// agc_ref_correction
module agc_ref_correction(
	input signed [11:0] ip_data, 
	input ip_clock,
	input ip_reset, 
	output [11:0] op_data
); 
	wire signed [11:0] get_op_gain; 
	gain_block gain_block_inst( 
		.ip_data(ip_data), 
		.ip_clock(ip_clock), 
		.ip_reset(ip_reset), 
		.op_data(get_op_gain)
	); 
	wire signed [11:0] get_op_abs; 
	abs_block abs_block_inst(
		.ip_data(get_op_gain), 
		.ip_clock(ip_clock), 
		.ip_reset(ip_reset), 
		.op_data(get_op_abs)
	); 
	wire signed [11:0] get_op_power_est; 
	power_estimation power_estimation_inst( 
		.ip_data(get_op_abs), 
		.ip_clock(ip_clock), 
		.ip_reset(ip_reset), 
		.op_data(get_op_power_est)
	); 
	wire signed [11:0] get_op_gain_error; 
	gain_error gain_error_inst( 
		.ip_data(get_op_power_est), 
		.ip_clock(ip_clock), 
		.ip_reset(ip_reset), 
		.op_data(get_op_gain_error)
	);
	wire signed [11:0] get_op_acc;  
	accumulator accumulator_inst(
		.ip_data(get_op_gain_error), 
		.ip_clock(ip_clock), 
		.ip_reset(ip_reset), 
		.op_data(get_op_acc)
	);
	wire signed [11:0] get_op_product; 
	product_block product_block_inst( 
		.ip_data(ip_data), 
		.ip_data_2(get_op_acc),
		.ip_clock(ip_clock), 
		.ip_reset(ip_reset), 
		.op_data(get_op_product)
	); 
	assign op_data = get_op_product;
endmodule 
For scale: ~2600 cells after synthesis, roughly 460 flip-flops, about 26 I/O pins, ~0.029 mm^2 of cells after synthesis.
clock: 4.44 ns
lec_check: 0
abc_area: 1
cap_margin: 20
core_margin: 2
core_utilization: 72
cts_cluster_size: 72
gpl_routability_driven: 0
hold_slack_margin: 0.3
place_density_lb_addon: 0.01
setup_slack_margin: -0.21
slew_margin: 20
run.sh (not shown) runs the stock make flow with config.mk's settings and CLKGATE_MAP_FILE=.
The baseline finished but fails on setup timing.
Next try:
--- a/flow/config.mk
+++ b/flow/config.mk
@@ -8 +7,0 @@
-export ABC_AREA = 1
@@ -11,6 +10,2 @@
-export CORE_UTILIZATION = 72
-export CTS_CLUSTER_SIZE = 72
-export GPL_ROUTABILITY_DRIVEN = 0
-export HOLD_SLACK_MARGIN = 0.3
-export PLACE_DENSITY_LB_ADDON = 0.01
-export SETUP_SLACK_MARGIN = -0.21
+export CORE_UTILIZATION = 44
+export PLACE_DENSITY = 0.6
==> flow/constraint.sdc (replaced) <==
create_clock -name core_clock -period 5.67 [get_ports {ip_clock}]
set_input_delay 1.1340 -clock core_clock [delete_from_list [all_inputs] [get_ports {ip_clock}]]
set_output_delay 1.1340 -clock core_clock [all_outputs]
set_load 0.01 [all_outputs]
The new run completed and failed the layout checks on setup timing.
Worst setup slack improves by 0.95 ns.
Sequential share of layout area came out higher by 1.8 points.
Clock-buffer cell count goes up by 12.
Hold slack barely changes.
Non-clock buffer count decreases by 52.
Die size climbs by 57%.
Synthesized cell count fell by 14%.
Global-route usage decreases by 18 points.
Maximum frequency decreases by 3.9%.
Next try:
--- a/flow/config.mk
+++ b/flow/config.mk
@@ -10,2 +10,2 @@
-export CORE_UTILIZATION = 44
-export PLACE_DENSITY = 0.6
+export CORE_UTILIZATION = 61
+export SETUP_SLACK_MARGIN = 0.07
==> flow/constraint.sdc (replaced) <==
create_clock -name core_clock -period 5.28 [get_ports {ip_clock}]
set_input_delay 1.0560 -clock core_clock [delete_from_list [all_inputs] [get_ports {ip_clock}]]
set_output_delay 1.0560 -clock core_clock [all_outputs]
set_load 0.01 [all_outputs]
The new run reached the layout checks and failed them: setup timing.
Via count rises slightly.
Worst setup slack is worse by 0.40 ns.
Synthesized area is unchanged.
Next try:
--- a/flow/config.mk
+++ b/flow/config.mk
@@ -10,2 +10,2 @@
-export CORE_UTILIZATION = 61
-export SETUP_SLACK_MARGIN = 0.07
+export CORE_UTILIZATION = 40
+export PLACE_DENSITY = 0.6
==> flow/constraint.sdc (replaced) <==
create_clock -name core_clock -period 10.0 [get_ports {ip_clock}]
set_input_delay 2.0000 -clock core_clock [delete_from_list [all_inputs] [get_ports {ip_clock}]]
set_output_delay 2.0000 -clock core_clock [all_outputs]
set_load 0.01 [all_outputs]
The new run passed the timing, design-rule and antenna checks. Routed wire length came out lower by 2.9%. Synthesized cell count is unchanged. Non-clock buffer count decreases by 208. Worst setup slack is better by 4.1 ns. Register-to-register slack improved by 4.1 ns. Die size goes up by 51%. Design area went down by 5.0%.


agc_ref_correction again, from the RTL that the note above started with.
Settings: LEC_CHECK=0, CAP_MARGIN=15, CELL_PAD_IN_SITES_DETAIL_PLACEMENT=2, CELL_PAD_IN_SITES_GLOBAL_PLACEMENT=2, CORE_MARGIN=4, CORE_UTILIZATION=40, CTS_CLUSTER_SIZE=37, GPL_TIMING_DRIVEN=0, MAX_ROUTING_LAYER=met4, PLACE_DENSITY_LB_ADDON=0.08, SLEW_MARGIN=20; clock period 10.0 ns.
The starting point ran to the end with no violations.
Next try:
CAP_MARGIN = 20   (was 15)
CELL_PAD_IN_SITES_DETAIL_PLACEMENT = unset   (was 2)
CELL_PAD_IN_SITES_GLOBAL_PLACEMENT = unset   (was 2)
CORE_MARGIN = 2   (was 4)
CORE_UTILIZATION = 53   (was 40)
CTS_CLUSTER_SIZE = unset   (was 37)
GPL_TIMING_DRIVEN = unset   (was 0)
MAX_ROUTING_LAYER = unset   (was met4)
PLACE_DENSITY = 0.6   (was unset)
PLACE_DENSITY_LB_ADDON = unset   (was 0.08)
clock period = 7.98 ns   (was 10.0 ns; I/O delays follow)
Result: The new run passed the timing, design-rule and antenna checks. First-iteration DRC count rises by well over a third. Via count went down by a few percent. Cell count goes down by a little under a tenth. Die area falls by a quarter to a third. Fmax climbs by roughly a tenth. Final area came out lower slightly.
Next try:
CORE_UTILIZATION = 40   (was 53)
clock period = 9.98 ns   (was 7.98 ns; I/O delays follow)
Routed wire length went up by a few percent.
Area after synthesis stays the same.
Final area went up slightly.
Cell count went up by a little under a tenth.
Setup slack gains 1.7 ns.
Next try:
ABC_AREA = 1   (was unset)
CORE_UTILIZATION = 72   (was 40)
CTS_CLUSTER_SIZE = 14   (was unset)
PLACE_DENSITY = unset   (was 0.6)
PLACE_DENSITY_LB_ADDON = 0.08   (was unset)
clock period = 6.0 ns   (was 9.98 ns; I/O delays follow)
Outcome: Now the flow finished but failed the layout checks on negative setup slack. Synthesized area increases by 3.6%. Clock skew increases by 0.0043 ns. Via count increases by 19%. Wire length increases by 22%. Core utilization increases by 38 points. Critical path depth decreases by 3.


exp/quartz:
agc_ref_correction again, from the RTL that the note above started with.
Settings: LEC_CHECK=0, CAP_MARGIN=0, CELL_PAD_IN_SITES_DETAIL_PLACEMENT=1, CORE_ASPECT_RATIO=0.61, CORE_MARGIN=5, CORE_UTILIZATION=40, CTS_CLUSTER_DIAMETER=218, MAX_ROUTING_LAYER=met5, PLACE_DENSITY_LB_ADDON=0.05, SETUP_SLACK_MARGIN=-0.54, SLEW_MARGIN=20, TNS_END_PERCENT=95; clock period 10.0 ns.
#### Input delta (exp/fjord over exp/quartz)
- GPL_TIMING_DRIVEN: unset -> 0
- CORE_ASPECT_RATIO: 0.61 -> unset
- CTS_CLUSTER_SIZE: unset -> 37
- SLEW_MARGIN: 20 -> 10
- CELL_PAD_IN_SITES_DETAIL_PLACEMENT: 1 -> 2
- CORE_MARGIN: 5 -> 4
- SETUP_SLACK_MARGIN: -0.54 -> unset
- CELL_PAD_IN_SITES_GLOBAL_PLACEMENT: unset -> 2
- CAP_MARGIN: 0 -> 15
- CTS_CLUSTER_DIAMETER: 218 -> unset
- PLACE_DENSITY_LB_ADDON: 0.05 -> 0.29
- TNS_END_PERCENT: 95 -> unset
### Flow results
- On final max-slew violation count, exp/quartz and exp/fjord are neck and neck.
- Diff exp/quartz -> exp/fjord | wire length | increase of about 11%
- In exp/fjord, met3 wire length is lower than in exp/quartz.
- Result: PASS for each of exp/quartz and exp/fjord
The inputs of exp/juniper differ from those of exp/fjord as listed below.
- PLACE_DENSITY_LB_ADDON: 0.29 -> unset
- PLACE_DENSITY: unset -> 0.6
- SLEW_MARGIN: 10 -> 20
- CAP_MARGIN: 15 -> 20
- CELL_PAD_IN_SITES_DETAIL_PLACEMENT: 2 -> unset
- CTS_CLUSTER_SIZE: 37 -> unset
- CELL_PAD_IN_SITES_GLOBAL_PLACEMENT: 2 -> unset
- GPL_TIMING_DRIVEN: 0 -> unset
- MAX_ROUTING_LAYER: met5 -> unset
- CORE_MARGIN: 4 -> 2
- the clock period (ns, I/O delays scaled along): 10.0 -> 7.98
Notes after the runs:
- Going from exp/fjord to exp/juniper, total non-filler cell area in the finished layout shrank slightly.
- Chip width went down slightly going from exp/fjord to exp/juniper.
- For the register-to-register slack, exp/juniper came in 1.32 ns lower than exp/fjord did.
- Wire length shrinks by more than 10% when moving from exp/fjord to exp/juniper.
- Number of flip-flops and latches in the synthesized netlist: exp/fjord vs exp/juniper identical
- NOTE via count normalized by instance count exp/fjord->exp/juniper decreased by a few percent


main:
agc_ref_correction again, from the RTL that the note above started with.
Design agc_ref_correction, start of the top module:
module agc_ref_correction(
	input signed [11:0] ip_data, 
	input ip_clock,
	input ip_reset, 
	output [11:0] op_data
);
==> flow/config.mk <==
export PLATFORM = sky130hd
export DESIGN_NAME = agc_ref_correction
export DESIGN_NICKNAME = agc_ref_correction
export VERILOG_FILES = /design/flow/design.v
export SDC_FILE = /design/flow/constraint.sdc
export NUM_CORES = 4
export LEC_CHECK = 0
export ABC_AREA = 1
export CAP_MARGIN = 20
export CORE_MARGIN = 2
export CORE_UTILIZATION = 72
export CTS_CLUSTER_DIAMETER = 380
export CTS_CLUSTER_SIZE = 14
export PLACE_DENSITY_LB_ADDON = 0.08
export SETUP_SLACK_MARGIN = 1.71
export SLEW_MARGIN = 20
==> flow/constraint.sdc <==
create_clock -name core_clock -period 6.0 [get_ports {ip_clock}]
set_input_delay 1.2000 -clock core_clock [delete_from_list [all_inputs] [get_ports {ip_clock}]]
set_output_delay 1.2000 -clock core_clock [all_outputs]
set_load 0.01 [all_outputs]
[main] flow finished | final checks: failed | reasons: setup timing
#### Input delta (the feature branch over main)
- a deleted CTS_CLUSTER_DIAMETER that had been 380
- a deleted CTS_CLUSTER_SIZE that had been 14
- a change of PLACE_DENSITY_LB_ADDON from 0.08 to 0.01
- a change of SETUP_SLACK_MARGIN from 1.71 to 1.88
- a change of the clock period (ns, I/O delays scaled along) from 6.0 to 7.19
Notes after the runs:
- The feature branch did not stop at any stage, and its layout met the timing, design-rule and antenna checks.
- [flow] main | stages: complete | final checks: fail | reason: setup timing
- As of the feature branch, routed wire length had fallen by a few percent compared to main.
- Of the feature branch and main, it is the feature branch that has the higher longest individual stage delay on the worst path.
- The feature branch against main: worst-case reg-to-reg path depth now sits lower, non-clock buffer count has decreased, worst-case setup margin in the final layout saw an increase, final standard cell area without fillers dropped 900 sq um.
- main -> the feature branch: die area delta 0, exact match
- In the tables for the feature branch and main, final critical-path share of the clock period reads higher with main.
- Worst slew margin relative to its limit (higher): the feature branch


Setup of red:
Starting RTL as in the previous note.
Settings: LEC_CHECK=0, ABC_AREA=0, CAP_MARGIN=20, CELL_PAD_IN_SITES_DETAIL_PLACEMENT=0, CORE_ASPECT_RATIO=0.94, CORE_MARGIN=2, CORE_UTILIZATION=71, PLACE_DENSITY_LB_ADDON=0.27, SETUP_SLACK_MARGIN=-0.49, SLEW_MARGIN=20, TNS_END_PERCENT=10; clock period 6.01 ns.
red had finished all stages when the layout checks came back failing, citing setup timing.
Modified inputs, blue compared to red
- CORE_ASPECT_RATIO removed (was 0.94)
- CELL_PAD_IN_SITES_DETAIL_PLACEMENT removed (was 0)
- SETUP_SLACK_MARGIN changed from -0.49 to 0.07
- ABC_AREA removed (was 0)
- TNS_END_PERCENT removed (was 10)
- CTS_CLUSTER_SIZE newly set to 43
- CORE_UTILIZATION changed from 71 to 50
- PLACE_DENSITY_LB_ADDON removed (was 0.27)
- the clock period (ns, I/O delays scaled along) changed from 6.01 to 5.28
## What came out
blue vs red: final-layout fill cell count up by more than 100%
Ratio of final minimum period to clock period ended up 13 points higher on blue than on red.
To summarise blue: no stage aborted, but the layout did not pass its checks, failing on setup timing.
blue leaves less setup margin than red.
blue vs red: die outline height up by more than 10%
Compared with red, blue degrades hold slack.
diff inputs: blue => green
- clearing SETUP_SLACK_MARGIN, which used to be 0.07
- putting ABC_AREA at 1 where nothing was set
- clearing CTS_CLUSTER_SIZE, which used to be 43
- putting PLACE_DENSITY at 0.6 where nothing was set
- swapping 50 for 72 in CORE_UTILIZATION
- swapping 5.28 for 4.44 in the clock period (ns, I/O delays scaled along)
Findings:
Nothing crashed in blue and all stages finished; the problem is that the final layout failed, the offending checks being setup timing.
Final checks on green, whose flow otherwise completed, came back failing, citing setup timing.
Post-detailed-route via-to-cell ratio (green over blue): increase, 16%
In the flow results for green and blue, the design area is larger on green.
A end point of the critical path of power_estimation_inst.reg_sum[5] is what green shows, while power_estimation_inst.reg_sum[11] belongs to blue.
Diff green and blue: smallest setup slack after layout higher in blue
Sort green and blue by number of CTS-inserted buffers, descending, and blue comes first.
The footprint of the flip-flops and latches of blue and that of green are within noise of each other.
Cmp green vs blue: signal arrival time at the worst endpoint lower in green
Setup changes, green to orange
- PLACE_DENSITY no longer set, was 0.6
- PLACE_DENSITY_LB_ADDON now 0.01, previously not set
- GPL_ROUTABILITY_DRIVEN now 0, previously not set
- the clock period (ns, I/O delays scaled along) now 6.16, was 4.44
Notes after the runs:
- orange had finished all stages when the layout checks came back failing, citing setup timing.
- Diff green -> orange: routed wire length lower, hold slack rose 0.0042 ns.
- Run comparison: green worst hold path class in2async; orange worst hold path class reg2reg
The inputs of purple differ from those of orange as listed below.
- a change of CORE_UTILIZATION from 72 to 67
- a deleted ABC_AREA that had been 1
- an added PLACE_DENSITY of 0.6
- a deleted PLACE_DENSITY_LB_ADDON that had been 0.01
- a deleted GPL_ROUTABILITY_DRIVEN that had been 0
- a change of the clock period (ns, I/O delays scaled along) from 6.16 to 7.19
==> results <==
What the final checks of purple revealed, after a flow that finished every stage, was a layout that fails on setup timing.
What purple reported for final cell area excluding filler cells has to be multiplied by 1.06 to get the figure for orange.
Summary: placement-stage worst setup slack, purple better than orange


agc_ref_correction again, from the RTL that the note above started with.
clock: 10.0 ns
lec_check: 0
cap_margin: 0
cell_pad_in_sites_detail_placement: 1
core_aspect_ratio: 0.61
core_margin: 5
core_utilization: 40
cts_cluster_diameter: 98
max_routing_layer: met5
place_density_lb_addon: 0.05
setup_slack_margin: -0.54
slew_margin: 20
tns_end_percent: 15
The first run finished with timing, DRC and antenna clean.
Rerun with:
==> flow/config.mk (replaced) <==
export PLATFORM = sky130hd
export DESIGN_NAME = agc_ref_correction
export DESIGN_NICKNAME = agc_ref_correction
export VERILOG_FILES = /design/flow/design.v
export SDC_FILE = /design/flow/constraint.sdc
export NUM_CORES = 4
export LEC_CHECK = 0
export CAP_MARGIN = 20
export CORE_MARGIN = 2
export CORE_UTILIZATION = 70
export PLACE_DENSITY = 0.6
export SLEW_MARGIN = 20
==> flow/constraint.sdc (replaced) <==
create_clock -name core_clock -period 6.04 [get_ports {ip_clock}]
set_input_delay 1.2080 -clock core_clock [delete_from_list [all_inputs] [get_ports {ip_clock}]]
set_output_delay 1.2080 -clock core_clock [all_outputs]
set_load 0.01 [all_outputs]
This time the run reached the layout checks and failed them: setup timing.
Setup slack loses 3.3 ns.
Via count increases by 5.3%.
Sequential share of layout area decreases by 0.92 points.
Rerun with:
--- a/flow/config.mk
+++ b/flow/config.mk
@@ -7,6 +7,8 @@
 export LEC_CHECK = 0
+export ABC_AREA = 1
 export CAP_MARGIN = 20
 export CORE_MARGIN = 2
-export CORE_UTILIZATION = 70
-export PLACE_DENSITY = 0.6
+export CORE_UTILIZATION = 72
+export PLACE_DENSITY_LB_ADDON = 0.01
+export SETUP_SLACK_MARGIN = 1.17
 export SLEW_MARGIN = 20
==> flow/constraint.sdc (replaced) <==
create_clock -name core_clock -period 4.44 [get_ports {ip_clock}]
set_input_delay 0.8880 -clock core_clock [delete_from_list [all_inputs] [get_ports {ip_clock}]]
set_output_delay 0.8880 -clock core_clock [all_outputs]
set_load 0.01 [all_outputs]
=> The changed run reached the layout checks and failed them: setup timing. Register-to-register slack loses 1.5 ns. Worst setup slack gets worse by 1.5 ns. Sequential share of layout area went down by 3.0 points. Die area went up by 0.71%. First-iteration DRC count increases by 130%. Global-route usage goes up by 8.9 points.
Rerun with:
--- a/flow/config.mk
+++ b/flow/config.mk
@@ -11,4 +11,5 @@
 export CORE_UTILIZATION = 72
+export CTS_CLUSTER_DIAMETER = 103
 export PLACE_DENSITY_LB_ADDON = 0.01
-export SETUP_SLACK_MARGIN = 1.17
+export SETUP_SLACK_MARGIN = -0.28
 export SLEW_MARGIN = 20
==> flow/constraint.sdc (replaced) <==
create_clock -name core_clock -period 5.66 [get_ports {ip_clock}]
set_input_delay 1.1320 -clock core_clock [delete_from_list [all_inputs] [get_ports {ip_clock}]]
set_output_delay 1.1320 -clock core_clock [all_outputs]
set_load 0.01 [all_outputs]
Result: The changed run finished but failed the layout checks on setup timing; hold slack is better by 0.0084 ns; wire length went down by 18%; area after synthesis stays the same; core utilization shrinks by 3.8 points; non-clock buffer count is lower by 83; global-route usage came out lower by 4.5 points; final area is lower by about 4.3%.
Rerun with:
--- a/flow/config.mk
+++ b/flow/config.mk
@@ -11,5 +11,5 @@
 export CORE_UTILIZATION = 72
-export CTS_CLUSTER_DIAMETER = 103
+export CTS_CLUSTER_SIZE = 72
 export PLACE_DENSITY_LB_ADDON = 0.01
-export SETUP_SLACK_MARGIN = -0.28
+export SETUP_SLACK_MARGIN = 1.78
 export SLEW_MARGIN = 20
==> flow/constraint.sdc (replaced) <==
create_clock -name core_clock -period 7.33 [get_ports {ip_clock}]
set_input_delay 1.4660 -clock core_clock [delete_from_list [all_inputs] [get_ports {ip_clock}]]
set_output_delay 1.4660 -clock core_clock [all_outputs]
set_load 0.01 [all_outputs]
What happened: Now the flow passed the timing, design-rule and antenna checks; via count is lower by 3.9%; flip-flop count stays the same; sequential share of layout area increases by 1.3 points; utilization is lower by 3.0 points; maximum frequency goes down by 0.75%.
Rerun with:
--- a/flow/config.mk
+++ b/flow/config.mk
@@ -11,5 +11,5 @@
 export CORE_UTILIZATION = 72
-export CTS_CLUSTER_SIZE = 72
+export GPL_ROUTABILITY_DRIVEN = 0
 export PLACE_DENSITY_LB_ADDON = 0.01
-export SETUP_SLACK_MARGIN = 1.78
+export SETUP_SLACK_MARGIN = 1.29
 export SLEW_MARGIN = 20
==> flow/constraint.sdc (replaced) <==
create_clock -name core_clock -period 4.44 [get_ports {ip_clock}]
set_input_delay 0.8880 -clock core_clock [delete_from_list [all_inputs] [get_ports {ip_clock}]]
set_output_delay 0.8880 -clock core_clock [all_outputs]
set_load 0.01 [all_outputs]
With this change the flow reached the layout checks and failed them: setup timing; worst setup slack got worse by 2.9 ns; routed wire length rose by 19%; worst hold slack got worse by 0.13 ns; sequential share of layout area came out lower by 3.0 points; fmax is higher by 0.51%; cell area grows by 9.2%.
